### flow/run.sh
#!/bin/bash
# the make line also repeats each setting of config.mk as NAME=value (left out here)
make -C /OpenROAD-flow-scripts/flow DESIGN_CONFIG=/design/flow/config.mk WORK_HOME=/design/flow/orfs CLKGATE_MAP_FILE= finish
### flow/config.mk
export PLATFORM = sky130hd
export DESIGN_NAME = mac_16bit
export DESIGN_NICKNAME = mac_16bit
export VERILOG_FILES = /design/flow/design.v
export SDC_FILE = /design/flow/constraint.sdc
export NUM_CORES = 4
export LEC_CHECK = 0
export ABC_AREA = 1
export CAP_MARGIN = 20
export CELL_PAD_IN_SITES_GLOBAL_PLACEMENT = 0
export CORE_ASPECT_RATIO = 0.98
export CORE_MARGIN = 2
export CORE_UTILIZATION = 70
export GPL_ROUTABILITY_DRIVEN = 0
export MIN_ROUTING_LAYER = met1
export SETUP_SLACK_MARGIN = 1.82
export SLEW_MARGIN = 20
export TNS_END_PERCENT = 70
### flow/constraint.sdc
create_clock -name core_clock -period 6.85 [get_ports {clk}]
set_input_delay 1.3700 -clock core_clock [delete_from_list [all_inputs] [get_ports {clk}]]
set_output_delay 1.3700 -clock core_clock [all_outputs]
set_load 0.01 [all_outputs]
### flow/design.v
module fullAdder(sum,cout,a,b,cin);
output sum,cout;
input a,b,cin;
wire m,n,o;
xor(m,a,b);
and(n,a,b);
xor(sum,m,cin);
and(o,m,cin);
or(cout,o,n);
endmodule 
module mux2to1(out, sel, in1 ,in2);
output out;
input sel,in1,in2;
wire a,b,c;
not(a,sel);
nand(b,in1,a);
nand(c,sel,in2);
nand(out,b,c);
endmodule
module carryLookAheadAdder4bit(sum, cout, a, b, c0);
output [3:0] sum;
output cout;
input [3:0] a,b;
input c0;
wire p0,p1,p2,p3,p0not,p1not,p2not,p3not;
wire g0,g1,g2,g3,g0not,g1not,g2not,g3not;
wire c1,c2,c3,c0not;
not(c0not,c0);
nand(g0not,a[0],b[0]);
not(g0,g0not);
xnor(p0not,a[0],b[0]);
not(p0,p0not);
nand(g1not,a[1],b[1]);
not(g1,g1not);
xnor(p1not,a[1],b[1]);
not(p1,p1not);
nand(g2not,a[2],b[2]);
not(g2,g2not);
xnor(p2not,a[2],b[2]);
not(p2,p2not);
nand(g3not,a[3],b[3]);
not(g3,g3not);
xnor(p3not,a[3],b[3]);
not(p3,p3not);
cy1 carry1(.c1(c1),.p0(p0),.c0(c0),.g0not(g0not));
cy2 carry2(.c2(c2),.p0(p0),.p1(p1),.c0not(c0not),.g0(g0),.g1not(g1not));
cy3 carry3(.c3(c3),.p1(p1),.p2(p2),.p0not(p0not),.c0(c0),.g0not(g0not),.g1(g1),.g2not(g2not));
cy4 carry4(.c4(cout),.p2(p2),.p3(p3),.p1(p1),.p0(p0),.c0not(c0not),.g0(g0),.g1(g1),.g2(g2),.g3(g3));
xor(sum[0],p0,c0);
xor(sum[1],p1,c1);
xor(sum[2],p2,c2);
xor(sum[3],p3,c3);
endmodule 
module cy1(c1,p0,c0,g0not);
output c1;
input p0,c0,g0not;
wire a;
nand(a,p0,c0);
nand(c1,a,g0not);
endmodule
module cy2(c2,p0,p1,c0not,g0,g1not);
output c2;
input p0,p1,c0not,g0,g1not;
wire a,b,c,d;
nand(a,p0,p1);
nor(c,a,c0not);
nand(b,p1,g0);
nand(d,b,g1not);
or(c2,c,d);
endmodule
module cy3(c3,p1,p2,p0not,c0,g0not,g1,g2not);
output c3;
input p1,p2,p0not,c0,g0not,g1,g2not;
wire a,b,c,e,f,g,h;
nand(a,p1,p2);
or(g,a,g0not);
nand(b,p2,g1);
nor(c,a,p0not);
nand(e,b,g2not);
nand(f,c,c0);
nand(h,f,g);
or(c3,h,e);
endmodule 
module cy4(c4,p2,p3,p1,p0,c0not,g0,g1,g2,g3);
output c4;
input p2,p3,p1,p0,c0not,g0,g1,g2,g3;
wire a,b,c,d,e,f,g,h,i,j,k,l,m;
and(a,p3,g2);
and(b,p3,p2);
nand(c,p3,p2);
nand(d,p1,g0);
nand(e,p3,p2);
nand(f,p1,p0);
nor(g,g3,a);
nand(h,b,g1);
or(i,c,d);
or(j,e,f);
and(k,h,i);
or(l,j,c0not);
and(m,k,l);
nand(c4,g,m);
endmodule 
module carrySlelectAdder4bit (sum, cout, a, b, cin);
output [3:0] sum;
output cout;
input [3:0] a,b;
input cin;
wire [3:0] sum_0, sum_1;
wire cout_0, cout_1;
carryLookAheadAdder4bit cla0(sum_0[3:0], cout_0, a, b, 1'b0);
carryLookAheadAdder4bit cla1(sum_1[3:0], cout_1, a, b, 1'b1);
mux2to1 m0(sum[0], cin, sum_0[0], sum_1[0]);
mux2to1 m1(sum[1], cin, sum_0[1], sum_1[1]);
mux2to1 m2(sum[2], cin, sum_0[2], sum_1[2]);
mux2to1 m3(sum[3], cin, sum_0[3], sum_1[3]);
mux2to1 m4(cout, cin, cout_0, cout_1);
endmodule
module carrySelectAdder28bit(sum, in1, in2);
output [27:0] sum;
input wire [26:0] in1; 
input wire [27:0] in2;
wire [27:0] in1_padded;
assign in1_padded[26:0] = in1;
assign in1_padded[27] = in1[26];
wire c0,c1,c2,c3,c4,c5,c6,cout;
carrySlelectAdder4bit cla0(sum[3:0], c0, in1_padded[3:0], in2[3:0], 1'b0);
carrySlelectAdder4bit cla1(sum[7:4], c1, in1_padded[7:4], in2[7:4], c0);
carrySlelectAdder4bit cla2(sum[11:8], c2, in1_padded[11:8], in2[11:8], c1);
carrySlelectAdder4bit cla3(sum[15:12], c3, in1_padded[15:12], in2[15:12], c2);
carrySlelectAdder4bit cla4(sum[19:16], c4, in1_padded[19:16], in2[19:16], c3);
carrySlelectAdder4bit cla5(sum[23:20], c5, in1_padded[23:20], in2[23:20], c4);
carrySlelectAdder4bit cla6(sum[27:24], c6, in1_padded[27:24], in2[27:24], c5);
endmodule
module carrySelectAdder32bit(sum, in1, in2);
output [31:0] sum;
input [31:0] in1, in2;
wire c0,c1,c2,c3,c4,c5,c6,cout;
carrySlelectAdder4bit cla0(sum[3:0], c0, in1[3:0], in2[3:0], 1'b0);
carrySlelectAdder4bit cla1(sum[7:4], c1, in1[7:4], in2[7:4], c0);
carrySlelectAdder4bit cla2(sum[11:8], c2, in1[11:8], in2[11:8], c1);
carrySlelectAdder4bit cla3(sum[15:12], c3, in1[15:12], in2[15:12], c2);
carrySlelectAdder4bit cla4(sum[19:16], c4, in1[19:16], in2[19:16], c3);
carrySlelectAdder4bit cla5(sum[23:20], c5, in1[23:20], in2[23:20], c4);
carrySlelectAdder4bit cla6(sum[27:24], c6, in1[27:24], in2[27:24], c5);
carrySlelectAdder4bit cla7(sum[31:28], cout, in1[31:28], in2[31:28], c6);
endmodule
module carrySelectAdder40bit(sum, in1, in2);
output [39:0] sum;
input [39:0] in1, in2;
wire c0,c1,c2,c3,c4,c5,c6,c7,c8,cout;
carrySlelectAdder4bit cla0(sum[3:0], c0, in1[3:0], in2[3:0], 1'b0);
carrySlelectAdder4bit cla1(sum[7:4], c1, in1[7:4], in2[7:4], c0);
carrySlelectAdder4bit cla2(sum[11:8], c2, in1[11:8], in2[11:8], c1);
carrySlelectAdder4bit cla3(sum[15:12], c3, in1[15:12], in2[15:12], c2);
carrySlelectAdder4bit cla4(sum[19:16], c4, in1[19:16], in2[19:16], c3);
carrySlelectAdder4bit cla5(sum[23:20], c5, in1[23:20], in2[23:20], c4);
carrySlelectAdder4bit cla6(sum[27:24], c6, in1[27:24], in2[27:24], c5);
carrySlelectAdder4bit cla7(sum[31:28], c7, in1[31:28], in2[31:28], c6);
carrySlelectAdder4bit cla8(sum[35:32], c8, in1[35:32], in2[35:32], c7);
carrySlelectAdder4bit cla9(sum[39:36], cout, in1[39:36], in2[39:36], c8);
endmodule
module carrySaveAdder32bit(sum,carry,in1,in2,in3);
output [31:0] sum, carry;
input [31:0] in1, in2, in3;
wire garbage;
assign carry[0] = 1'b0;
fullAdder f0(.sum(sum[0]),.cout(carry[1]),.a(in1[0]),.b(in2[0]),.cin(in3[0]));
fullAdder f1(.sum(sum[1]),.cout(carry[2]),.a(in1[1]),.b(in2[1]),.cin(in3[1]));
fullAdder f2(.sum(sum[2]),.cout(carry[3]),.a(in1[2]),.b(in2[2]),.cin(in3[2]));
fullAdder f3(.sum(sum[3]),.cout(carry[4]),.a(in1[3]),.b(in2[3]),.cin(in3[3]));
fullAdder f4(.sum(sum[4]),.cout(carry[5]),.a(in1[4]),.b(in2[4]),.cin(in3[4]));
fullAdder f5(.sum(sum[5]),.cout(carry[6]),.a(in1[5]),.b(in2[5]),.cin(in3[5]));
fullAdder f6(.sum(sum[6]),.cout(carry[7]),.a(in1[6]),.b(in2[6]),.cin(in3[6]));
fullAdder f7(.sum(sum[7]),.cout(carry[8]),.a(in1[7]),.b(in2[7]),.cin(in3[7]));
fullAdder f8(.sum(sum[8]),.cout(carry[9]),.a(in1[8]),.b(in2[8]),.cin(in3[8]));
fullAdder f9(.sum(sum[9]),.cout(carry[10]),.a(in1[9]),.b(in2[9]),.cin(in3[9]));
fullAdder f10(.sum(sum[10]),.cout(carry[11]),.a(in1[10]),.b(in2[10]),.cin(in3[10]));
fullAdder f11(.sum(sum[11]),.cout(carry[12]),.a(in1[11]),.b(in2[11]),.cin(in3[11]));
fullAdder f12(.sum(sum[12]),.cout(carry[13]),.a(in1[12]),.b(in2[12]),.cin(in3[12]));
fullAdder f13(.sum(sum[13]),.cout(carry[14]),.a(in1[13]),.b(in2[13]),.cin(in3[13]));
fullAdder f14(.sum(sum[14]),.cout(carry[15]),.a(in1[14]),.b(in2[14]),.cin(in3[14]));
fullAdder f15(.sum(sum[15]),.cout(carry[16]),.a(in1[15]),.b(in2[15]),.cin(in3[15]));
fullAdder f16(.sum(sum[16]),.cout(carry[17]),.a(in1[16]),.b(in2[16]),.cin(in3[16]));
fullAdder f17(.sum(sum[17]),.cout(carry[18]),.a(in1[17]),.b(in2[17]),.cin(in3[17]));
fullAdder f18(.sum(sum[18]),.cout(carry[19]),.a(in1[18]),.b(in2[18]),.cin(in3[18]));
fullAdder f19(.sum(sum[19]),.cout(carry[20]),.a(in1[19]),.b(in2[19]),.cin(in3[19]));
fullAdder f20(.sum(sum[20]),.cout(carry[21]),.a(in1[20]),.b(in2[20]),.cin(in3[20]));
fullAdder f21(.sum(sum[21]),.cout(carry[22]),.a(in1[21]),.b(in2[21]),.cin(in3[21]));
fullAdder f22(.sum(sum[22]),.cout(carry[23]),.a(in1[22]),.b(in2[22]),.cin(in3[22]));
fullAdder f23(.sum(sum[23]),.cout(carry[24]),.a(in1[23]),.b(in2[23]),.cin(in3[23]));
fullAdder f24(.sum(sum[24]),.cout(carry[25]),.a(in1[24]),.b(in2[24]),.cin(in3[24]));
fullAdder f25(.sum(sum[25]),.cout(carry[26]),.a(in1[25]),.b(in2[25]),.cin(in3[25]));
fullAdder f26(.sum(sum[26]),.cout(carry[27]),.a(in1[26]),.b(in2[26]),.cin(in3[26]));
fullAdder f27(.sum(sum[27]),.cout(carry[28]),.a(in1[27]),.b(in2[27]),.cin(in3[27]));
fullAdder f28(.sum(sum[28]),.cout(carry[29]),.a(in1[28]),.b(in2[28]),.cin(in3[28]));
fullAdder f29(.sum(sum[29]),.cout(carry[30]),.a(in1[29]),.b(in2[29]),.cin(in3[29]));
fullAdder f30(.sum(sum[30]),.cout(carry[31]),.a(in1[30]),.b(in2[30]),.cin(in3[30]));
fullAdder f31(.sum(sum[31]),.cout(garbage),.a(in1[31]),.b(in2[31]),.cin(in3[31]));
endmodule 
module boothEncoderDecoder(PPIJ, BIP1, BI, BIM1, AJ, AJM1);
output PPIJ;
input BIP1, BI, BIM1, AJ, AJM1;
wire a,b,c,d,e,f,g,h,i;
xor(a,BI,BIM1);
xor(b,BIP1,BI);
xor(c,BIP1,AJM1);
xor(d,BI,BIM1);
xor(e,BIP1,AJ);
nand(f,b,c);
nand(g,d,e);
nor(h,a,f);
not(i,h);
nand(PPIJ,i,g);
endmodule  
module partialProductGenerator(PP, neg, MD, MRIP1, MRI, MRIM1);
output [17:0] PP;
output neg;
input [15:0] MD;
input MRIP1, MRI, MRIM1;
boothEncoderDecoder PP0(PP[0], MRIP1, MRI, MRIM1, MD[0], 1'b0);
boothEncoderDecoder PP1(PP[1], MRIP1, MRI, MRIM1, MD[1], MD[0]);
boothEncoderDecoder PP2(PP[2], MRIP1, MRI, MRIM1, MD[2], MD[1]);
boothEncoderDecoder PP3(PP[3], MRIP1, MRI, MRIM1, MD[3], MD[2]);
boothEncoderDecoder PP4(PP[4], MRIP1, MRI, MRIM1, MD[4], MD[3]);
boothEncoderDecoder PP5(PP[5], MRIP1, MRI, MRIM1, MD[5], MD[4]);
boothEncoderDecoder PP6(PP[6], MRIP1, MRI, MRIM1, MD[6], MD[5]);
boothEncoderDecoder PP7(PP[7], MRIP1, MRI, MRIM1, MD[7], MD[6]);
boothEncoderDecoder PP8(PP[8], MRIP1, MRI, MRIM1, MD[8], MD[7]);
boothEncoderDecoder PP9(PP[9], MRIP1, MRI, MRIM1, MD[9], MD[8]);
boothEncoderDecoder PP10(PP[10], MRIP1, MRI, MRIM1, MD[10], MD[9]);
boothEncoderDecoder PP11(PP[11], MRIP1, MRI, MRIM1, MD[11], MD[10]);
boothEncoderDecoder PP12(PP[12], MRIP1, MRI, MRIM1, MD[12], MD[11]);
boothEncoderDecoder PP13(PP[13], MRIP1, MRI, MRIM1, MD[13], MD[12]);
boothEncoderDecoder PP14(PP[14], MRIP1, MRI, MRIM1, MD[14], MD[13]);
boothEncoderDecoder PP15(PP[15], MRIP1, MRI, MRIM1, MD[15], MD[14]);
boothEncoderDecoder PP16(PP[16], MRIP1, MRI, MRIM1, MD[15], MD[15]);
boothEncoderDecoder PP17(PP[17], MRIP1, MRI, MRIM1, MD[15], MD[15]);
getNegBit n0(neg,MD[15],PP[17],MRIP1, MRI, MRIM1);
endmodule
module getNegBit(neg,MD_MSB, PP_MSB,MRIP1, MRI, MRIM1);
output neg;
input MRIP1, MRI, MRIM1, MD_MSB, PP_MSB;
wire all_1, all_0, a,b,c,d,e,f;
nand(a,MRIP1,MRI);
not(b,MRIM1);
nor(all_1,a,b);
nor(c,MRIP1,MRI);
not(d,MRIM1);
and(all_0,c,d);
nor(e,all_0,all_1);
xor(f,PP_MSB,MD_MSB);
and(neg,e,f);
endmodule
module generatePartialProducts(PP0,PP1,PP2,PP3,PP4,PP5,PP6,PP7,PP8,neg,MD,MR);
output [17:0] PP0,PP1,PP2,PP3,PP4,PP5,PP6,PP7,PP8;
output [7:0] neg;
input [15:0] MD, MR;
wire not_used;
partialProductGenerator P0(PP0, neg[0], MD, MR[1], MR[0], 1'b0);
partialProductGenerator P1(PP1, neg[1], MD, MR[3], MR[2], MR[1]);
partialProductGenerator P2(PP2, neg[2], MD, MR[5], MR[4], MR[3]);
partialProductGenerator P3(PP3, neg[3], MD, MR[7], MR[6], MR[5]);
partialProductGenerator P4(PP4, neg[4], MD, MR[9], MR[8], MR[7]);
partialProductGenerator P5(PP5, neg[5], MD, MR[11], MR[10], MR[9]);
partialProductGenerator P6(PP6, neg[6], MD, MR[13], MR[12], MR[11]);
partialProductGenerator P7(PP7, neg[7], MD, MR[15], MR[14], MR[13]);
partialProductGenerator P8(PP8, not_used, MD, MR[15] ,MR[15], MR[15]);
endmodule
module mac_16bit(out_rounded,md,mr,clk,rst);
output reg [26:0] out_rounded;
input [15:0] md,mr;               
input clk,rst;
reg [15:0] MD,MR;
reg [39:0] acc;
wire [39:0] mult_out;
wire [17:0] PP0,PP1,PP2,PP3,PP4,PP5,PP6,PP7,PP8;
reg [31:0] PP0_reg,PP1_reg,PP2_reg,PP3_reg,PP4_reg,PP5_reg,PP6_reg,PP7_reg,PP8_reg;
wire [31:0] PP0_FULL,PP1_FULL,PP2_FULL,PP3_FULL,PP4_FULL,PP5_FULL,PP6_FULL,PP7_FULL,PP8_FULL;
wire [7:0] neg;
wire [31:0] sum0,carry0,sum1,carry1,sum2,carry2,sum3,carry3,sum4,carry4,sum5,carry5,sum6,carry6;
wire [39:0] new_acc;
reg [2:0] setup_count;
reg setup_completed;
reg [8:0] count;
generatePartialProducts PP(.PP0(PP0),.PP1(PP1),.PP2(PP2),.PP3(PP3),.PP4(PP4),.PP5(PP5),.PP6(PP6),.PP7(PP7),.PP8(PP8),.neg(neg),.MD(MD),.MR(MR));
genvar i;
assign PP0_FULL[16:0] = PP0;
for(i=31; i>16; i=i-1) begin
  assign PP0_FULL[i] = PP0_FULL[16];
end
assign PP1_FULL[18:2] = PP1;
for(i=31; i>18; i=i-1) begin
  assign PP1_FULL[i] = PP1_FULL[18];
end
assign PP1_FULL[1] = 1'b0;
assign PP1_FULL[0] = neg[0];
assign PP2_FULL[20:4] = PP2;
for(i=31; i>20; i=i-1) begin
  assign PP2_FULL[i] = PP2_FULL[20];
end
assign PP2_FULL[3] = 1'b0;
assign PP2_FULL[2] = neg[1];
for(i=0; i<2; i=i+1) begin
  assign PP2_FULL[i] = 1'b0;
end
assign PP3_FULL[22:6] = PP3;
for(i=31; i>22; i=i-1) begin
  assign PP3_FULL[i] = PP3_FULL[22];
end
assign PP3_FULL[5] = 1'b0;
assign PP3_FULL[4] = neg[2];
for(i=0; i<4; i=i+1) begin
  assign PP3_FULL[i] = 1'b0;
end
assign PP4_FULL[24:8] = PP4;
for(i=31; i>24; i=i-1) begin
  assign PP4_FULL[i] = PP4_FULL[24];
end
assign PP4_FULL[7] = 1'b0;
assign PP4_FULL[6] = neg[3];
for(i=0; i<6; i=i+1) begin
  assign PP4_FULL[i] = 1'b0;
end
assign PP5_FULL[26:10] = PP5;
for(i=31; i>26; i=i-1) begin
  assign PP5_FULL[i] = PP5_FULL[26];
end
assign PP5_FULL[9] = 1'b0;
assign PP5_FULL[8] = neg[4];
for(i=0; i<8; i=i+1) begin
  assign PP5_FULL[i] = 1'b0;
end
assign PP6_FULL[28:12] = PP6;
for(i=31; i>28; i=i-1) begin
  assign PP6_FULL[i] = PP6_FULL[28];
end
assign PP6_FULL[11] = 1'b0;
assign PP6_FULL[10] = neg[5];
for(i=0; i<10; i=i+1) begin
  assign PP6_FULL[i] = 1'b0;
end
assign PP7_FULL[30:14] = PP7;
assign PP7_FULL[31] = PP7_FULL[30];
assign PP7_FULL[13] = 1'b0;
assign PP7_FULL[12] = neg[6];
for(i=0; i<12; i=i+1) begin
  assign PP7_FULL[i] = 1'b0;
end
assign PP8_FULL[31:16] = PP8[15:0];
assign PP8_FULL[15] = 1'b0;
assign PP8_FULL[14] = neg[7];
for(i=0; i<14; i=i+1) begin
  assign PP8_FULL[i] = 1'b0;
end
carrySaveAdder32bit csa0(.sum(sum0),.carry(carry0),.in1(PP0_reg),.in2(PP1_reg),.in3(PP2_reg));
carrySaveAdder32bit csa1(.sum(sum1),.carry(carry1),.in1(PP3_reg),.in2(PP4_reg),.in3(PP5_reg));
carrySaveAdder32bit csa2(.sum(sum2),.carry(carry2),.in1(PP6_reg),.in2(PP7_reg),.in3(PP8_reg));
carrySaveAdder32bit csa3(.sum(sum3),.carry(carry3),.in1(sum0),.in2(carry0),.in3(sum1));
carrySaveAdder32bit csa4(.sum(sum4),.carry(carry4),.in1(carry1),.in2(sum2),.in3(carry2));
carrySaveAdder32bit csa5(.sum(sum5),.carry(carry5),.in1(sum3),.in2(carry3),.in3(sum4));
carrySaveAdder32bit csa6(.sum(sum6),.carry(carry6),.in1(sum5),.in2(carry5),.in3(carry4));
carrySelectAdder32bit cla0(.sum(mult_out[31:0]), .in1(sum6), .in2(carry6));
for(i=32; i<40; i=i+1) begin
  assign mult_out[i] = mult_out[31];
end
carrySelectAdder40bit cla1(.sum(new_acc), .in1(mult_out), .in2(acc));
wire a,b,c,d,e,f,g,h,j,k,l,m,OR;
wire up_down_select;
nor(a,acc[1],acc[0]);
nor(b,acc[3],acc[2]);
nor(c,acc[5],acc[4]);
nor(d,acc[7],acc[6]);
nor(e,acc[9],acc[8]);
nor(f,acc[11],acc[10]);
and(g,a,b);
and(h,c,d);
and(m,e,f);
and(j,h,m);
nand(OR,g,j);
nand(k,acc[12],acc[13]);
nand(l,acc[12],OR);
nand(up_down_select,k,l);
wire [27:0] out_up;
wire [26:0] out_rounded_wire;
carrySelectAdder28bit add0(out_up, acc[39:13], 28'b0000000000000000000000000001);
mux2to1 m0(out_rounded_wire[0], up_down_select, acc[13], out_up[0]);
mux2to1 m1(out_rounded_wire[1], up_down_select, acc[14], out_up[1]);
mux2to1 m2(out_rounded_wire[2], up_down_select, acc[15], out_up[2]);
mux2to1 m3(out_rounded_wire[3], up_down_select, acc[16], out_up[3]);
mux2to1 m4(out_rounded_wire[4], up_down_select, acc[17], out_up[4]);
mux2to1 m5(out_rounded_wire[5], up_down_select, acc[18], out_up[5]);
mux2to1 m6(out_rounded_wire[6], up_down_select, acc[19], out_up[6]);
mux2to1 m7(out_rounded_wire[7], up_down_select, acc[20], out_up[7]);
mux2to1 m8(out_rounded_wire[8], up_down_select, acc[21], out_up[8]);
mux2to1 m9(out_rounded_wire[9], up_down_select, acc[22], out_up[9]);
mux2to1 m10(out_rounded_wire[10], up_down_select, acc[23], out_up[10]);
mux2to1 m11(out_rounded_wire[11], up_down_select, acc[24], out_up[11]);
mux2to1 m12(out_rounded_wire[12], up_down_select, acc[25], out_up[12]);
mux2to1 m13(out_rounded_wire[13], up_down_select, acc[26], out_up[13]);
mux2to1 m14(out_rounded_wire[14], up_down_select, acc[27], out_up[14]);
mux2to1 m15(out_rounded_wire[15], up_down_select, acc[28], out_up[15]);
mux2to1 m16(out_rounded_wire[16], up_down_select, acc[29], out_up[16]);
mux2to1 m17(out_rounded_wire[17], up_down_select, acc[30], out_up[17]);
mux2to1 m18(out_rounded_wire[18], up_down_select, acc[31], out_up[18]);
mux2to1 m19(out_rounded_wire[19], up_down_select, acc[32], out_up[19]);
mux2to1 m20(out_rounded_wire[20], up_down_select, acc[33], out_up[20]);
mux2to1 m21(out_rounded_wire[21], up_down_select, acc[34], out_up[21]);
mux2to1 m22(out_rounded_wire[22], up_down_select, acc[35], out_up[22]);
mux2to1 m23(out_rounded_wire[23], up_down_select, acc[36], out_up[23]);
mux2to1 m24(out_rounded_wire[24], up_down_select, acc[37], out_up[24]);
mux2to1 m25(out_rounded_wire[25], up_down_select, acc[38], out_up[25]);
mux2to1 m26(out_rounded_wire[26], up_down_select, acc[39], out_up[26]);
always @ (posedge clk)
begin
if(setup_count == 3 && !setup_completed && rst)
begin
setup_completed <= 1;
MD <= md;
MR <= mr;
PP0_reg <= PP0_FULL;
PP1_reg <= PP1_FULL;
PP2_reg <= PP2_FULL;
PP3_reg <= PP3_FULL;
PP4_reg <= PP4_FULL;
PP5_reg <= PP5_FULL;
PP6_reg <= PP6_FULL;
PP7_reg <= PP7_FULL;
PP8_reg <= PP8_FULL;
acc <= new_acc;
out_rounded <= out_rounded_wire;
count <= 1;
end
else if(!setup_completed && rst)
begin
MD <= md;
MR <= mr;
PP0_reg <= PP0_FULL;
PP1_reg <= PP1_FULL;
PP2_reg <= PP2_FULL;
PP3_reg <= PP3_FULL;
PP4_reg <= PP4_FULL;
PP5_reg <= PP5_FULL;
PP6_reg <= PP6_FULL;
PP7_reg <= PP7_FULL;
PP8_reg <= PP8_FULL;
acc <= new_acc;
out_rounded <= out_rounded_wire;
setup_count <= setup_count + 1;
end
if(count != 0 && rst)
begin
MD <= md;
MR <= mr;
PP0_reg <= PP0_FULL;
PP1_reg <= PP1_FULL;
PP2_reg <= PP2_FULL;
PP3_reg <= PP3_FULL;
PP4_reg <= PP4_FULL;
PP5_reg <= PP5_FULL;
PP6_reg <= PP6_FULL;
PP7_reg <= PP7_FULL;
PP8_reg <= PP8_FULL;
acc <= new_acc;
count <= count + 1;
out_rounded <= out_rounded_wire;
end
if(!rst)
begin
acc <= 0;
MD <= 0;
MR <= 0;
out_rounded <= 0;
setup_count <= 0;
setup_completed <= 0;
count <= 0;
PP0_reg <= 0;
PP1_reg <= 0;
PP2_reg <= 0;
PP3_reg <= 0;
PP4_reg <= 0;
PP5_reg <= 0;
PP6_reg <= 0;
PP7_reg <= 0;
PP8_reg <= 0;
end
if(count == 256)
begin
acc <= 0;
out_rounded <= 0;
setup_count <= 1;
setup_completed <= 0;
count <= 0;
PP0_reg <= 0;
PP1_reg <= 0;
PP2_reg <= 0;
PP3_reg <= 0;
PP4_reg <= 0;
PP5_reg <= 0;
PP6_reg <= 0;
PP7_reg <= 0;
PP8_reg <= 0;
end
end
endmodule
==> results of run 1 <==
-- stage by stage --
stage / cell area, µm² / hold slack, ns / setup slack, ns / util [%]
floorplan: 20400 / 0.439 / 1.49 / -
global placement: 21100 / 0.449 / 1.08 / 75.0
detailed placement: 21100 / 0.468 / 0.971 / 75.0
CTS: 22700 / 0.476 / 1.14 / 80.5
global route: 23200 / 0.500 / 0.819 / 82.5
finish: 23200 / 0.473 / 1.01 / 82.5
-- routing by layer --
layer  up-vias  global-route usage, %  part of all wire [%]  routed length (µm)
li1       8118                      -                     -                   -
met1      8145                   42.6                    41               21600
met2       658                   57.6                    48               25400
met3       193                   5.33                   6.5                3480
met4         0                   14.5                   5.0                2670
met5         -                      0                     0                   0
-- cell type report --
class	instances	share of cell area, %
repair buffers	119	4.86
multi-input cells	1714	60.3
inverters	403	6.59
flip-flops and latches	256	22.1
clock buffers	44	3.71
well taps	378	2.04
clock inverters	6	0.356
-- timing repair --
| action | in CTS | in global routing |
|---|---|---|
| endpoints found under the setup margin | 28 | 28 |
| pin swaps | 67 | 57 |
| resized | 88 | 90 |
| buffers inserted | 30 | 15 |
==> flow_summary.ini, run 1 <==
; flow metrics
[critical_path]
critPathLaunchType = register
cp-end-kind = register
path_class = reg2reg
reg2reg_depth = 31
required_ns = 7.30
critPathSlowestCell = fa_1
crit_path_frequent_cell = fa_1
crit_buf_inv = 6
cp_num_cells = 31
crit_path_end = acc[33]
r2r-end = acc[33]
r2r-start = PP3_reg[13]
crit_fanout = 5
crit_start = PP3_reg[13]
slowest_delay_ns = 0.60
crit_family = adder cells
r2r_setup_slack_ns = 1.01
worstPathArrival_ns = 6.29

[final_timing]
fin_tns_setup_ns = 0
fin_crit_ns = 5.84
max-slew-margin-rel_pct = 25.5
hold_viol_final = 0
fin_crit_sh_pct = 85.2
finalSetupViolCount = 0
rsz0062_at_grt = yes
slew_violations = 0
clock.fmax_ghz = 0.171
worst_pin_slew_ns = 1.12
fin_skew_ns = 0.0236

[synthesis]
flop_cell = dfxtp_1
syn_area_per_cell_um2 = 7.98
ys_cells = 2499
common_cells = inv_1 (398), nor2_1 (309), dfxtp_1 (256), o21ai_0 (233), nand2_1 (175)
syn-num-nets = 2838
synth-edff-count = 0
ys_top_cells_by_area = dfxtp_1 (26%), fa_1 (13%), ha_1 (11%), inv_1 (7.5%), xnor2_1 (6.9%)
yosys.stat.seqShare_pct = 25.7
synth_warnings = 1
synth_cell_types = 53
async_flop_share_pct = 0
ys_sh_xor_pct = 9.61
ys_sh_simple_pct = 13.6
synth.logic.top_family = adder cells
syn_area_um2 = 19900
mux_share_pct = 0.169
synthAoiAreaFrac_pct = 16.4
synth_top_cell_by_area = dfxtp_1
numSynthFlops = 256
synth_chip_area_um2 = 19900
synthCells = 2499
synthAdderAreaFrac_pct = 24.2
synth_top_area_share_pct = 25.7
post-synth-top-count-cell = inv_1

[hold_path]
hp-start = setup_count[1]
hold_depth = 2
hold_class = reg2reg
hold-path-endpoint = setup_count[1]

[cts]
cts_max_path_buffers = 3
clkSinkCount = 256
cts_root_buf = clkbuf_16
cts_hold_buf = 0
cts-buffers-inserted = 28
cts_tree = built
clk_latency_ns = 0.58
htree_levels = 1
clkSlewWorstSetupHoldPaths_ns = 0.06

[drt]
diodes = 0
via_per_inst = 5.86
postRouteAntennaNets = 0
routed_wl_um = 53100
drc = 0
num_vias = 17100
drtPass1Iterations = 5
wl_per_cell_um = 18.2
drt_iter0_markers = 1365

[cells_and_area]
fin_nets = 2861
logic_area_um2 = 14000
register_area_um2 = 5140
nFillCells = 1758
final_cells = 2920
syn2layout_area_growth_pct = 16.5

[grt]
grt_overflow = 0
grt_usage_pct = 33.7
grt_max_degree = 261
grt_pass1_wl_um = 81300
grt_pass1_vias = 16300
antenna_found_initial = 0

[die]
ioPinCount = 61
die_y_um = 171
core-area_um2 = 28200
rows = 61
fp_util_pct = 70.8
die-area_um2 = 29900
die_w_um = 174

[outcome]
status = timing/DRC/antenna clean

[flow_run]
warnings = 84
maxCapViolCount = 0

[placement]
portBuffers = 60
dp_hpwl_um = 35600
post-place-cells = 2825
==> run 2: changes to the inputs <==
- ABC_AREA: 1 -> 0
- CAP_MARGIN: 20 -> 25
- CELL_PAD_IN_SITES_DETAIL_PLACEMENT: not set -> 2
- CELL_PAD_IN_SITES_GLOBAL_PLACEMENT: 0 -> not set
- CORE_ASPECT_RATIO: 0.98 -> 1.19
- CORE_UTILIZATION: 70 -> 32
- CTS_CLUSTER_SIZE: not set -> 57
- GPL_TIMING_DRIVEN: not set -> 0
- MIN_ROUTING_LAYER: met1 -> met2
- SETUP_SLACK_MARGIN: 1.82 -> not set
- SLEW_MARGIN: 20 -> 25
- TNS_END_PERCENT: 70 -> not set
- clock period: 6.85 -> 8.42 ns (I/O delays scaled with it)
==> flow_summary.ini, run 2 <==
; yosys + openroad results
[synthesis]
syn_area_um2 = 20400
synth_top_area_share_pct = 25.2
syn_area_per_cell_um2 = 8.33
flop_cell = dfxtp_1
synthCells = 2446
synthAoiAreaFrac_pct = 22.1
synthAdderAreaFrac_pct = 23.7
synth-edff-count = 0
async_flop_share_pct = 0
ys_cells = 2446
synth.logic.top_family = adder cells
ys_sh_xor_pct = 5.15
common_cells = nand2_1 (291), inv_1 (263), dfxtp_1 (256), a21oi_1 (248), clkbuf_1 (195)
synth_cell_types = 69
synth_warnings = 1
ys_top_cells_by_area = dfxtp_1 (25%), fa_1 (13%), ha_1 (11%), a21oi_1 (6.1%), nand2_1 (5.4%)
ys_sh_simple_pct = 13.7
syn-num-nets = 2785
mux_share_pct = 1.39
synth_top_cell_by_area = dfxtp_1
synth_chip_area_um2 = 20400
numSynthFlops = 256
post-synth-top-count-cell = nand2_1
yosys.stat.seqShare_pct = 25.2

[die]
core-area_um2 = 62800
die_y_um = 279
die_w_um = 235
die-area_um2 = 65700
fp_util_pct = 32.4
rows = 100
ioPinCount = 61

[grt]
grt_usage_pct = 69.2
grt_overflow = 125

[outcome]
status = stopped before the end
last-stage-reached = global routing
error_line = [ERROR GRT-0232] Routing congestion too high. Check the congestion heatmap in the GUI.

[cts]
cts_hold_buf = 0
cts_root_buf = clkbuf_16
clkSinkCount = 256
cts-buffers-inserted = 31
htree_levels = 1
cts_max_path_buffers = 3

[placement]
portBuffers = 59
dp_hpwl_um = 80900
post-place-cells = 3321
placed_cell_area_um2 = 22000
dp_slack_ns = -0.0801
==> run 2: repair_timing <==
item                                    4_1_cts
hold endpoints to repair                      0
pin swaps                                     1
gates resized                                 2
cloned                                        0
buffers inserted                              2
endpoints found under the setup margin        4
==> run 2: metal layers <==
layer,track usage [%],GRT overflow
met5,55.0,13
met4,53.8,15
met3,72.9,71
met2,75.1,26
met1,-,-
==> run 3: changes to the inputs <==
- ABC_AREA: 0 -> not set
- CAP_MARGIN: 25 -> 20
- CELL_PAD_IN_SITES_DETAIL_PLACEMENT: 2 -> not set
- CORE_ASPECT_RATIO: 1.19 -> not set
- CORE_UTILIZATION: 32 -> 40
- CTS_CLUSTER_SIZE: 57 -> not set
- GPL_ROUTABILITY_DRIVEN: 0 -> not set
- GPL_TIMING_DRIVEN: 0 -> not set
- MIN_ROUTING_LAYER: met2 -> not set
- SETUP_SLACK_MARGIN: not set -> -0.62
- SLEW_MARGIN: 25 -> 20
- clock period: 8.42 -> 6.71 ns (I/O delays scaled with it)
==> flow_summary.ini, run 3 <==
; flow metrics
[synthesis]
numSynthFlops = 256
flop_cell = dfxtp_1
ys_top_cells_by_area = dfxtp_1 (25%), fa_1 (13%), ha_1 (11%), a21oi_1 (6.1%), nand2_1 (5.4%)
mux_share_pct = 1.39
synth_chip_area_um2 = 20400
syn_area_per_cell_um2 = 8.33
synthAoiAreaFrac_pct = 22.1
synthCells = 2446
post-synth-top-count-cell = nand2_1
common_cells = nand2_1 (291), inv_1 (263), dfxtp_1 (256), a21oi_1 (248), clkbuf_1 (195)
synth_top_area_share_pct = 25.2
synthAdderAreaFrac_pct = 23.7
async_flop_share_pct = 0
synth_top_cell_by_area = dfxtp_1
ys_cells = 2446
ys_sh_simple_pct = 13.7
syn_area_um2 = 20400
synth.logic.top_family = adder cells
yosys.stat.seqShare_pct = 25.2
synth-edff-count = 0
synth_warnings = 1
ys_sh_xor_pct = 5.15
synth_cell_types = 69
syn-num-nets = 2785

[hold_path]
hold_class = reg2reg
hold-path-endpoint = PP3_reg[19]
hold_depth = 2
hp-start = PP3_reg[19]

[cts]
clkSlewWorstSetupHoldPaths_ns = 0.06
cts_hold_buf = 0
clkSinkCount = 256
cts_root_buf = clkbuf_16
cts_max_path_buffers = 3
clk_latency_ns = 0.61
htree_levels = 1
cts_tree = built
cts-buffers-inserted = 31

[placement]
dp_hpwl_um = 38200
gp_congestion = 0.849
portBuffers = 60

[drt]
drtPass1Iterations = 7
diodes = 0
num_vias = 17400
drc = 0
routed_wl_um = 54000
wl_per_cell_um = 17.3
postRouteAntennaNets = 0
via_per_inst = 5.59
drt_iter0_markers = 1267

[die]
ioPinCount = 61
die_w_um = 230
die-area_um2 = 52700
core-area_um2 = 50200
die_y_um = 230
rows = 82
fp_util_pct = 40.6

[critical_path]
cp-end-kind = register
path_class = reg2reg
crit_buf_inv = 4
reg2reg_depth = 29
cp_num_cells = 29
required_ns = 7.17
r2r-start = PP2_reg[13]
crit_start = PP2_reg[13]
critPathLaunchType = register
crit_path_frequent_cell = fa_1
r2r-end = acc[39]
slowest_delay_ns = 0.56
crit_fanout = 5
r2r_setup_slack_ns = -0.20
crit_path_end = acc[39]
worstPathArrival_ns = 7.37
critPathSlowestCell = fa_1
crit_family = adder cells

[grt]
grt_pass1_wl_um = 88100
grt_overflow = 0
grt_max_degree = 132
antenna_found_initial = 0
grt_pass1_vias = 16600
grt_usage_pct = 20.1

[final_timing]
hold_viol_final = 0
fin_crit_ns = 6.91
fin_tns_setup_ns = -0.858
max-slew-margin-rel_pct = 32.6
worst_pin_slew_ns = 1.01
fin_ws_ns = -0.204
clock.fmax_ghz = 0.145
slew_violations = 0
finalSetupViolCount = 9
fin_skew_ns = 0.0421
fin_crit_sh_pct = 103

[outcome]
so_faults = setup timing
status = failed layout checks

[cells_and_area]
fin_nets = 2763
syn2layout_area_growth_pct = 13.4

[flow_run]
maxCapViolCount = 0
warnings = 77
[run 3: metrics by stage]
step / setup WS (ns) / instance area (µm²) / hold WS (ns) / cells / util, %
after floorplan: 0.0178 / 20400 / 0.432 / 2446 / -
after global placement: -0.390 / 21800 / 0.441 / 3062 / 43.4
after detailed placement: -0.457 / 21800 / 0.446 / 3062 / 43.4
after CTS: -0.510 / 23000 / 0.452 / 3120 / 45.8
after global routing: -0.613 / 23100 / 0.473 / 3121 / 46.0
final: -0.204 / 23100 / 0.451 / 3121 / 46.0
[run 3: what timing repair did]
action	4_1_cts	5_1_grt
resized	0	20
endpoints found under the setup margin	0	6
endpoints found under the hold margin	0	0
setup buffers	0	3
[run 3: cell type report]
cell class	count	area, µm²
fill	4877	27100
multi-input combinational	1715	13600
sequential	256	5130
timing repair buffer	156	1360
inverter	264	991
clock buffer	43	901
tap	672	841
clock inverter	15	302
[run 3: per-layer routing]
| layer | GRT usage [%] | up-vias | part of all wire [%] |
|---|---|---|---|
| met3 | 2.60 | 79 | 5.1 |
| met1 | 28.6 | 8441 | 47 |
| met5 | 0 | - | 0 |
| li1 | - | 8471 | - |
| met2 | 31.4 | 447 | 45 |
| met4 | 6.57 | 0 | 3.0 |
==> run 4: changes to the inputs <==
- SETUP_SLACK_MARGIN: -0.62 -> not set
- clock period: 6.71 -> 4.73 ns (I/O delays scaled with it)
==> flow_summary.ini, run 4 <==
; flow metrics
[outcome]
status = failed layout checks
so_faults = setup timing

[grt]
grt_pass1_wl_um = 91200
grt_max_degree = 77
grt_pass1_vias = 17300
grt_usage_pct = 21.0
grt_overflow = 0
antenna_found_initial = 0

[final_timing]
fin_hold_ws_ns = 0.449
slew_violations = 0
clock.fmax_ghz = 0.152
fin_tns_setup_ns = -31.79
fin_skew_ns = 0.0145
worst_pin_slew_ns = 1.03
fin_crit_sh_pct = 139
rsz0062_at_grt = yes
max-slew-margin-rel_pct = 31.5
fin_ws_ns = -1.83
finalSetupViolCount = 28
fin_crit_ns = 6.56
hold_viol_final = 0

[critical_path]
critPathSlowestCell = fa_1
crit_path_end = acc[39]
required_ns = 5.20
r2r-end = acc[39]
critPathLaunchType = register
crit_path_frequent_cell = fa_1
cp_num_cells = 26
worstPathArrival_ns = 7.03
path_class = reg2reg
slowest_delay_ns = 0.52
cp-end-kind = register
crit_start = PP2_reg[13]
crit_fanout = 4
r2r-start = PP2_reg[13]
r2r_setup_slack_ns = -1.83
crit_family = adder cells
reg2reg_depth = 26
crit_buf_inv = 2

[synthesis]
synth_top_cell_by_area = dfxtp_1
synthCells = 2446
ys_sh_xor_pct = 5.15
synth_chip_area_um2 = 20400
synthAoiAreaFrac_pct = 22.1
synth_cell_types = 69
synth_top_area_share_pct = 25.2
ys_sh_simple_pct = 13.7
post-synth-top-count-cell = nand2_1
synth-edff-count = 0
flop_cell = dfxtp_1
numSynthFlops = 256
ys_cells = 2446
syn_area_um2 = 20400
async_flop_share_pct = 0
synth.logic.top_family = adder cells
synth_warnings = 1
syn_area_per_cell_um2 = 8.33
syn-num-nets = 2785
ys_top_cells_by_area = dfxtp_1 (25%), fa_1 (13%), ha_1 (11%), a21oi_1 (6.1%), nand2_1 (5.4%)
mux_share_pct = 1.39
yosys.stat.seqShare_pct = 25.2
synthAdderAreaFrac_pct = 23.7
common_cells = nand2_1 (291), inv_1 (263), dfxtp_1 (256), a21oi_1 (248), clkbuf_1 (195)

[drt]
via_per_inst = 5.50
drc = 0
drt_iter0_markers = 1082
routed_wl_um = 56300
drtPass1Iterations = 5
diodes = 0
wl_per_cell_um = 17.3
postRouteAntennaNets = 0
num_vias = 17900

[die]
rows = 82
fp_util_pct = 40.6
die-area_um2 = 52700
die_w_um = 230
core-area_um2 = 50200
die_y_um = 230
ioPinCount = 61

[placement]
dp_hpwl_um = 40800
dp_slack_ns = -1.91
gp_congestion = 0.830
placed_cell_area_um2 = 23100
portBuffers = 60

[cells_and_area]
nFillCells = 4707
fin_nets = 2903
design_area_um2 = 24800
syn2layout_area_growth_pct = 21.9

[hold_path]
hold_class = reg2reg
hold_depth = 2
hp-start = PP5_reg[25]
hold-path-endpoint = PP5_reg[25]

[cts]
clkSlewWorstSetupHoldPaths_ns = 0.06
cts_tree = built
cts-buffers-inserted = 34
cts_root_buf = clkbuf_16
clkSinkCount = 256
cts_max_path_buffers = 3
clk_latency_ns = 0.55
htree_levels = 2
cts_hold_buf = 0

[flow_run]
warnings = 76
maxCapViolCount = 0
run 4: through the flow:
step                util [%]  std cells
finish                  49.5       3258
global route            49.5       3258
CTS                     48.8       3248
detailed placement      46.1       3182
global placement        46.1       3182
floorplan                  -       2446
run 4: timing repair:
action,in CTS,in global routing
gates resized,44,62
pin swaps,27,60
endpoints found under the setup margin,28,29
gates cloned,0,0
setup buffers,9,13
run 4: routing by layer:
metal / vias to the layer above / track usage [%] / routed length [µm]
met5: - / 0 / 0
met4: 0 / 6.90 / 1540
met3: 77 / 2.90 / 2640
met2: 442 / 34.2 / 26300
met1: 8651 / 28.7 / 25800
li1: 8747 / - / -
run 4: cell type report:
class / count / area [µm²] / area share (%)
clock buffer: 47 / 971 / 3.91
timing repair buffer: 293 / 2540 / 10.2
multi-input combinational: 1715 / 14200 / 57.2
clock inverter: 11 / 140 / 0.564
inverter: 264 / 991 / 3.99
sequential: 256 / 5140 / 20.7
tap: 672 / 841 / 3.39
==> run 5: changes to the inputs <==
- CORE_UTILIZATION: 40 -> 62
- CTS_CLUSTER_SIZE: not set -> 98
- clock period: 4.73 -> 5.61 ns (I/O delays scaled with it)
==> flow_summary.ini, run 5 <==
; flow metrics
[outcome]
status = failed layout checks
so_faults = setup timing

[final_timing]
clock.fmax_ghz = 0.151
hold_viol_final = 0
fin_skew_ns = 0.0282
finalSetupViolCount = 19
fin_crit_ns = 6.63
rsz0062_at_grt = yes
fin_ws_ns = -1.02
worst_pin_slew_ns = 0.980
max-slew-margin-rel_pct = 34.1
slew_violations = 0
fin_crit_sh_pct = 118

[synthesis]
syn-num-nets = 2785
synthAoiAreaFrac_pct = 22.1
syn_area_um2 = 20400
synthCells = 2446
numSynthFlops = 256
synth.logic.top_family = adder cells
synth_top_area_share_pct = 25.2
synth-edff-count = 0
synth_top_cell_by_area = dfxtp_1
synth_chip_area_um2 = 20400
ys_top_cells_by_area = dfxtp_1 (25%), fa_1 (13%), ha_1 (11%), a21oi_1 (6.1%), nand2_1 (5.4%)
flop_cell = dfxtp_1
ys_sh_simple_pct = 13.7
yosys.stat.seqShare_pct = 25.2
ys_cells = 2446
synth_cell_types = 69
async_flop_share_pct = 0
post-synth-top-count-cell = nand2_1
mux_share_pct = 1.39
synthAdderAreaFrac_pct = 23.7
synth_warnings = 1
ys_sh_xor_pct = 5.15
syn_area_per_cell_um2 = 8.33
common_cells = nand2_1 (291), inv_1 (263), dfxtp_1 (256), a21oi_1 (248), clkbuf_1 (195)

[grt]
antenna_found_initial = 0
use_met3_pct = 4.54
top_usage_layer = met2
grt_max_degree = 139
grt_use_met2_pct = 50.8
grt_usage_pct = 31.4
grt_overflow = 0
grt_pass1_wl_um = 87200
met1_usage_pct = 43.3
grt_pass1_vias = 17100

[cts]
clkSinkCount = 256
clkSlewWorstSetupHoldPaths_ns = 0.06
cts_max_path_buffers = 3
htree_levels = 1
cts_hold_buf = 0
cts_tree = built
cts_root_buf = clkbuf_16
clk_latency_ns = 0.59
cts-buffers-inserted = 30

[critical_path]
r2r_setup_slack_ns = -1.02
reg2reg_depth = 27
cp-end-kind = register
crit_path_frequent_cell = fa_1
crit_buf_inv = 3
path_class = reg2reg
r2r-end = acc[39]
crit_start = PP2_reg[13]
crit_fanout = 4
crit_path_end = acc[39]
critPathLaunchType = register
worstPathArrival_ns = 7.13
slowest_delay_ns = 0.53
r2r-start = PP2_reg[13]
critPathSlowestCell = fa_1
crit_family = adder cells
required_ns = 6.11
cp_num_cells = 27

[die]
core-area_um2 = 32500
die_w_um = 185
ioPinCount = 61
die_y_um = 185
fp_util_pct = 62.8
rows = 66
die-area_um2 = 34300

[drt]
drc = 0
routed_wl_um = 54000
drt_iter0_markers = 1487
postRouteAntennaNets = 0
diodes = 0
drtPass1Iterations = 6
wl_per_cell_um = 18.2
num_vias = 18100
via_per_inst = 6.09

[cells_and_area]
design_area_um2 = 23800
syn2layout_area_growth_pct = 16.8
register_area_um2 = 5140
nFillCells = 2545
fin_nets = 2845
final_cells = 2972
final_util_pct = 73.3
logic_area_um2 = 14000

[placement]
portBuffers = 60
dp_hpwl_um = 37800
post-place-cells = 2902
placed_cell_area_um2 = 22400
gp_congestion = 0.854
dp_slack_ns = -1.05

[hold_path]
hold_class = reg2reg
hp-start = PP5_reg[13]
hold-path-endpoint = PP5_reg[13]
hold_depth = 2

[flow_run]
warnings = 80
maxCapViolCount = 0
run 5: layout make-up:
class	instances	area share, %
inverter	264	4.16
timing repair buffer	239	8.50
clock buffer	32	3.23
clock inverter	24	1.44
sequential	256	21.6
tap	442	2.32
multi-input combinational	1715	58.7
run 5: what timing repair did:
action                                  CTS  global route
buffers inserted                         15             7
endpoints found under the setup margin   18            23
resized                                  27            23
pin swaps                                38            22
cloned                                    0             0
run 5: per-layer routing:
layer / routed length (µm) / share of wire, %
met3: 3710 / 6.9
met2: 24800 / 46
met1: 23800 / 44
met5: 0 / 0
met4: 1720 / 3.2
run 5: through the flow:
| stage | setup TNS (ns) | hold WS, ns |
|---|---|---|
| 2_1_floorplan | -3.41 | 0.432 |
| 3_3_place_gp | -9.96 | 0.438 |
| 3_5_place_dp | -11.47 | 0.444 |
| 4_1_cts | -10.89 | 0.450 |
| 5_1_grt | -18.05 | 0.471 |
| 6_report | -11.53 | 0.451 |
==> run 6: changes to the inputs <==
- ABC_AREA: not set -> 1
- CELL_PAD_IN_SITES_GLOBAL_PLACEMENT: not set -> 0
- CORE_ASPECT_RATIO: not set -> 0.98
- CORE_MARGIN: 2 -> 4
- CORE_UTILIZATION: 62 -> 61
- CTS_CLUSTER_SIZE: 98 -> not set
- GPL_ROUTABILITY_DRIVEN: not set -> 0
- MIN_ROUTING_LAYER: not set -> met1
- SETUP_SLACK_MARGIN: not set -> 1.82
- TNS_END_PERCENT: not set -> 70
- clock period: 5.61 -> 7.72 ns (I/O delays scaled with it)
==> flow_summary.ini, run 6 <==
; flow metrics
[cells_and_area]
syn2layout_area_growth_pct = 15.0
design_area_um2 = 22900
fin_nets = 2850
final_cells = 2970
final_util_pct = 71.2

[die]
die_y_um = 187
core-area_um2 = 32200
die_w_um = 191
die-area_um2 = 35600
fp_util_pct = 61.9
rows = 65
ioPinCount = 61

[synthesis]
synth_top_area_share_pct = 25.7
async_flop_share_pct = 0
post-synth-top-count-cell = inv_1
mux_share_pct = 0.169
flop_cell = dfxtp_1
synthAdderAreaFrac_pct = 24.2
synth_cell_types = 53
syn_area_per_cell_um2 = 7.98
ys_sh_xor_pct = 9.61
ys_cells = 2499
common_cells = inv_1 (398), nor2_1 (309), dfxtp_1 (256), o21ai_0 (233), nand2_1 (175)
synth-edff-count = 0
ys_sh_simple_pct = 13.6
synth_top_cell_by_area = dfxtp_1
ys_top_cells_by_area = dfxtp_1 (26%), fa_1 (13%), ha_1 (11%), inv_1 (7.5%), xnor2_1 (6.9%)
syn_area_um2 = 19900
synth.logic.top_family = adder cells
synthCells = 2499
synthAoiAreaFrac_pct = 16.4
synth_warnings = 1
yosys.stat.seqShare_pct = 25.7
numSynthFlops = 256
syn-num-nets = 2838
synth_chip_area_um2 = 19900

[grt]
grt_pass1_vias = 15900
grt_usage_pct = 27.5
grt_overflow = 0
grt_pass1_wl_um = 80700
antenna_found_initial = 0
grt_max_degree = 261

[placement]
dp_slack_ns = 1.24
placed_cell_area_um2 = 20700
post-place-cells = 2884
dp_hpwl_um = 35300
portBuffers = 60

[drt]
drc = 0
wl_per_cell_um = 17.3
postRouteAntennaNets = 0
via_per_inst = 5.56
drt_iter0_markers = 1295
routed_wl_um = 51300
num_vias = 16500
diodes = 0
drtPass1Iterations = 7

[final_timing]
fin_crit_ns = 5.75
rsz0062_at_grt = yes
fin_ws_ns = 1.97
max-slew-margin-rel_pct = 24.3
fin_crit_sh_pct = 74.5
hold_viol_final = 0
worst_pin_slew_ns = 1.13
fin_skew_ns = 0.0235
clock.fmax_ghz = 0.174
finalSetupViolCount = 0
fin_hold_ws_ns = 0.465
slew_violations = 0
fin_tns_setup_ns = 0

[critical_path]
crit_buf_inv = 7
cp_num_cells = 28
crit_fanout = 5
slowest_delay_ns = 0.55
reg2reg_depth = 28
cp-end-kind = register
crit_family = adder cells
critPathLaunchType = register
crit_path_end = acc[32]
r2r-end = acc[32]
r2r_setup_slack_ns = 1.97
critPathSlowestCell = fa_1
required_ns = 8.17
r2r-start = PP1_reg[30]
worstPathArrival_ns = 6.20
crit_path_frequent_cell = fa_1
crit_start = PP1_reg[30]
path_class = reg2reg

[hold_path]
hold_class = reg2reg
hold-path-endpoint = setup_count[1]
hp-start = setup_count[1]
hold_depth = 2

[cts]
htree_levels = 1
cts_root_buf = clkbuf_16
clkSlewWorstSetupHoldPaths_ns = 0.07
cts_tree = built
clkSinkCount = 256
cts-buffers-inserted = 30
cts_hold_buf = 0
cts_max_path_buffers = 3
clk_latency_ns = 0.58

[outcome]
status = timing/DRC/antenna clean

[flow_run]
maxCapViolCount = 0
warnings = 82
-- run 6: metal layers --
metal	global-route usage, %	routed length (µm)	vias up
li1	-	-	8120
met1	39.9	23400	7817
met2	43.0	23200	487
met3	3.56	3000	79
met4	8.54	1610	0
met5	0	0	-
-- run 6: layout make-up --
class / count / area [µm²]
sequential: 256 / 5140
tap: 435 / 544
multi-input combinational: 1714 / 13700
clock buffer: 39 / 835
timing repair buffer: 106 / 1030
inverter: 403 / 1530
clock inverter: 17 / 144
fill: 2585 / 9280
-- run 6: what timing repair did --
action | 4_1_cts | 5_1_grt
endpoints found under the setup margin | 21 | 20
hold endpoints to repair | 0 | 0
resized | 54 | 161
pin swaps | 30 | 90
setup buffers | 13 | 16
==> run 7: changes to the inputs <==
- CORE_ASPECT_RATIO: 0.98 -> 0.74
- CORE_UTILIZATION: 61 -> 66
- PLACE_DENSITY_LB_ADDON: not set -> 0.01
- SETUP_SLACK_MARGIN: 1.82 -> not set
- clock period: 7.72 -> 5.17 ns (I/O delays scaled with it)
==> flow_summary.ini, run 7 <==
; flow metrics
[final_timing]
fin_hold_ws_ns = 0.467
max-slew-margin-rel_pct = 27.6
fin_crit_ns = 5.79
fin_ws_ns = -0.625
fin_skew_ns = 0.0312
clock.fmax_ghz = 0.173
rsz0062_at_grt = yes
hold_viol_final = 0
slew_violations = 0
finalSetupViolCount = 23
fin_crit_sh_pct = 112
worst_pin_slew_ns = 1.08

[synthesis]
synthAoiAreaFrac_pct = 16.4
ys_sh_xor_pct = 9.61
synth_cell_types = 53
syn_area_per_cell_um2 = 7.98
yosys.stat.seqShare_pct = 25.7
ys_cells = 2499
flop_cell = dfxtp_1
synthCells = 2499
ys_top_cells_by_area = dfxtp_1 (26%), fa_1 (13%), ha_1 (11%), inv_1 (7.5%), xnor2_1 (6.9%)
ys_sh_simple_pct = 13.6
synth_top_area_share_pct = 25.7
numSynthFlops = 256
synth_chip_area_um2 = 19900
mux_share_pct = 0.169
async_flop_share_pct = 0
common_cells = inv_1 (398), nor2_1 (309), dfxtp_1 (256), o21ai_0 (233), nand2_1 (175)
synth-edff-count = 0
synth_warnings = 1
synth_top_cell_by_area = dfxtp_1
syn_area_um2 = 19900
synthAdderAreaFrac_pct = 24.2
syn-num-nets = 2838
post-synth-top-count-cell = inv_1
synth.logic.top_family = adder cells

[cts]
cts_max_path_buffers = 3
clkSinkCount = 256
clk_latency_ns = 0.59
cts_hold_buf = 0
cts_root_buf = clkbuf_16
cts_tree = built
htree_levels = 1
clkSlewWorstSetupHoldPaths_ns = 0.06
cts-buffers-inserted = 28

[critical_path]
crit_fanout = 5
r2r_setup_slack_ns = -0.62
slowest_delay_ns = 0.57
reg2reg_depth = 31
cp-end-kind = register
r2r-start = PP0_reg[30]
critPathLaunchType = register
path_class = reg2reg
crit_buf_inv = 8
critPathSlowestCell = fa_2
crit_start = PP0_reg[30]
r2r-end = acc[33]
worstPathArrival_ns = 6.27
cp_num_cells = 31
required_ns = 5.64
crit_family = adder cells
crit_path_end = acc[33]

[die]
die-area_um2 = 33100
die_y_um = 158
rows = 54
fp_util_pct = 67.4
core-area_um2 = 29600
ioPinCount = 61
die_w_um = 210

[outcome]
status = failed layout checks
so_faults = setup timing

[drt]
drt_iter0_markers = 1702
num_vias = 17700
routed_wl_um = 55200
wl_per_cell_um = 17.9
drc = 0
diodes = 0
via_per_inst = 5.74
drtPass1Iterations = 6
postRouteAntennaNets = 0

[cells_and_area]
register_area_um2 = 5140
logic_area_um2 = 14100
nFillCells = 1847
syn2layout_area_growth_pct = 22.5
fin_nets = 3008

[grt]
grt_max_degree = 228
grt_pass1_vias = 17400
grt_pass1_wl_um = 86900
grt_usage_pct = 32.1
grt_overflow = 0
antenna_found_initial = 0

[hold_path]
hold_class = reg2reg
hold_depth = 2
hp-start = count[7]
hold-path-endpoint = count[7]

[placement]
dp_slack_ns = -0.675
portBuffers = 60
dp_hpwl_um = 38000

[flow_run]
warnings = 80
maxCapViolCount = 0
==> run 7: per-layer routing <==
metal  GRT usage, %  vias up  share of wire (%)
met5           1.58        -               0.15
met4           9.63        2                3.1
met3           7.35      133                8.2
met2           51.8      645                 46
met1           43.4     8485                 42
li1               -     8419                  -
==> run 7: area by class of cell <==
| type | instances | area share (%) |
|---|---|---|
| Clock buffer | 36 | 3.20 |
| Sequential cell | 256 | 21.1 |
| Multi-Input combinational cell | 1714 | 57.7 |
| Timing Repair Buffer | 266 | 9.30 |
| Inverter | 403 | 6.29 |
| Clock inverter | 15 | 0.461 |
| Tap cell | 392 | 2.01 |
==> run 7: metrics by stage <==
| step | instances | TNS [ns] | util [%] | instance area, µm² |
|---|---|---|---|---|
| 6_report | 3082 | -9.80 | 82.5 | 24400 |
| 2_1_floorplan | 2499 | -0.987 | - | 20400 |
| 5_1_grt | 3082 | -14.85 | 82.5 | 24400 |
| 3_3_place_gp | 3005 | -8.86 | 75.7 | 22400 |
| 4_1_cts | 3068 | -8.64 | 79.9 | 23600 |
| 3_5_place_dp | 3005 | -10.59 | 75.7 | 22400 |
==> run 7: repair_timing <==
action                                  4_1_cts  5_1_grt
endpoints found under the hold margin         0        0
endpoints found under the setup margin       26       26
resized                                      77      142
pin swaps                                    46       99
buffers inserted                             12       13
==> run 8: changes to the inputs <==
- ABC_AREA: 1 -> not set
- CELL_PAD_IN_SITES_GLOBAL_PLACEMENT: 0 -> not set
- CORE_ASPECT_RATIO: 0.74 -> not set
- CORE_MARGIN: 4 -> 2
- CORE_UTILIZATION: 66 -> 72
- CTS_CLUSTER_SIZE: not set -> 33
- GPL_ROUTABILITY_DRIVEN: 0 -> not set
- MIN_ROUTING_LAYER: met1 -> not set
- PLACE_DENSITY_LB_ADDON: 0.01 -> 0.0
- SETUP_SLACK_MARGIN: not set -> 1.84
- clock period: 5.17 -> 6.4 ns (I/O delays scaled with it)
==> flow_summary.ini, run 8 <==
; flow metrics
[final_timing]
rsz0062_at_grt = yes
finalSetupViolCount = 12
worst_pin_slew_ns = 1.03
fin_crit_ns = 6.78
max-slew-margin-rel_pct = 31.3
fin_skew_ns = 0.0190
clock.fmax_ghz = 0.147
slew_violations = 0
hold_viol_final = 0
fin_crit_sh_pct = 106
fin_ws_ns = -0.383

[outcome]
status = failed layout checks
so_faults = setup timing

[synthesis]
syn_area_um2 = 20400
synth_top_cell_by_area = dfxtp_1
yosys.stat.seqShare_pct = 25.2
common_cells = nand2_1 (291), inv_1 (263), dfxtp_1 (256), a21oi_1 (248), clkbuf_1 (195)
ys_top_cells_by_area = dfxtp_1 (25%), fa_1 (13%), ha_1 (11%), a21oi_1 (6.1%), nand2_1 (5.4%)
syn_area_per_cell_um2 = 8.33
synth_top_area_share_pct = 25.2
async_flop_share_pct = 0
post-synth-top-count-cell = nand2_1
ys_cells = 2446
synth_chip_area_um2 = 20400
numSynthFlops = 256
synthAoiAreaFrac_pct = 22.1
synth.logic.top_family = adder cells
flop_cell = dfxtp_1
mux_share_pct = 1.39
ys_sh_simple_pct = 13.7
synth_cell_types = 69
synth-edff-count = 0
ys_sh_xor_pct = 5.15
synthCells = 2446
syn-num-nets = 2785
synth_warnings = 1
synthAdderAreaFrac_pct = 23.7

[placement]
placed_cell_area_um2 = 21700
gp_congestion = 0.882
portBuffers = 60
dp_hpwl_um = 37100
dp_slack_ns = -0.387

[cells_and_area]
design_area_um2 = 23300
final_util_pct = 84.0
syn2layout_area_growth_pct = 14.5
fin_nets = 2779

[cts]
cts-buffers-inserted = 30
htree_levels = 1
cts_root_buf = clkbuf_16
cts_tree = built
clkSlewWorstSetupHoldPaths_ns = 0.06
clk_latency_ns = 0.58
clkSinkCount = 256
cts_max_path_buffers = 3

[critical_path]
cp_num_cells = 27
cp-end-kind = register
crit_buf_inv = 3
r2r-end = acc[37]
r2r_setup_slack_ns = -0.38
worstPathArrival_ns = 7.26
critPathSlowestCell = fa_1
required_ns = 6.88
slowest_delay_ns = 0.59
crit_family = adder cells
crit_start = PP5_reg[14]
crit_fanout = 4
r2r-start = PP5_reg[14]
critPathLaunchType = register
crit_path_end = acc[37]
path_class = reg2reg
reg2reg_depth = 27

[drt]
wl_per_cell_um = 19.8
postRouteAntennaNets = 0
diodes = 0
drt_iter0_markers = 1934
num_vias = 18600
routed_wl_um = 56200
drtPass1Iterations = 7
via_per_inst = 6.54
drc = 0

[die]
ioPinCount = 61
die_w_um = 172
fp_util_pct = 73.3
rows = 61
die-area_um2 = 29700
die_y_um = 172
core-area_um2 = 27800

[flow_run]
warnings = 78
maxCapViolCount = 0

[hold_path]
hp-start = PP3_reg[20]
hold-path-endpoint = PP3_reg[20]
hold_depth = 2
hold_class = reg2reg

[grt]
grt_max_degree = 123
antenna_found_initial = 0
grt_pass1_wl_um = 88000
grt_pass1_vias = 17700
grt_usage_pct = 36.7
grt_overflow = 0
run 8: final cells by class:
type | instances | area [µm²]
Fill cell | 1665 | 4460
Sequential cell | 256 | 5150
Multi-Input combinational cell | 1715 | 14200
Tap cell | 378 | 473
Inverter | 264 | 991
Clock buffer | 43 | 871
Clock inverter | 10 | 60.1
Timing Repair Buffer | 173 | 1570
run 8: stage by stage:
stage / setup TNS [ns] / hold slack [ns] / cells
after floorplan: 0 / 0.432 / 2446
final: -2.53 / 0.451 / 2839
after global placement: -0.334 / 0.439 / 2756
after CTS: -0.698 / 0.451 / 2830
after detailed placement: -1.71 / 0.443 / 2756
after global routing: -4.70 / 0.475 / 2839
run 8: metal layers:
layer | GRT usage, % | wire (µm) | vias up
met5 | 0 | 0 | -
met4 | 14.5 | 2620 | 0
met3 | 6.91 | 5030 | 225
met2 | 61.4 | 26600 | 1001
met1 | 47.1 | 22000 | 8832
li1 | - | - | 8501
run 8: timing repair:
action                                  CTS  global route
gates resized                            63            44
gates cloned                              0             0
endpoints found under the hold margin     0             0
pin swaps                                55            46
hold buffers                              0             0
setup buffers                            21             8
endpoints found under the setup margin   30            30
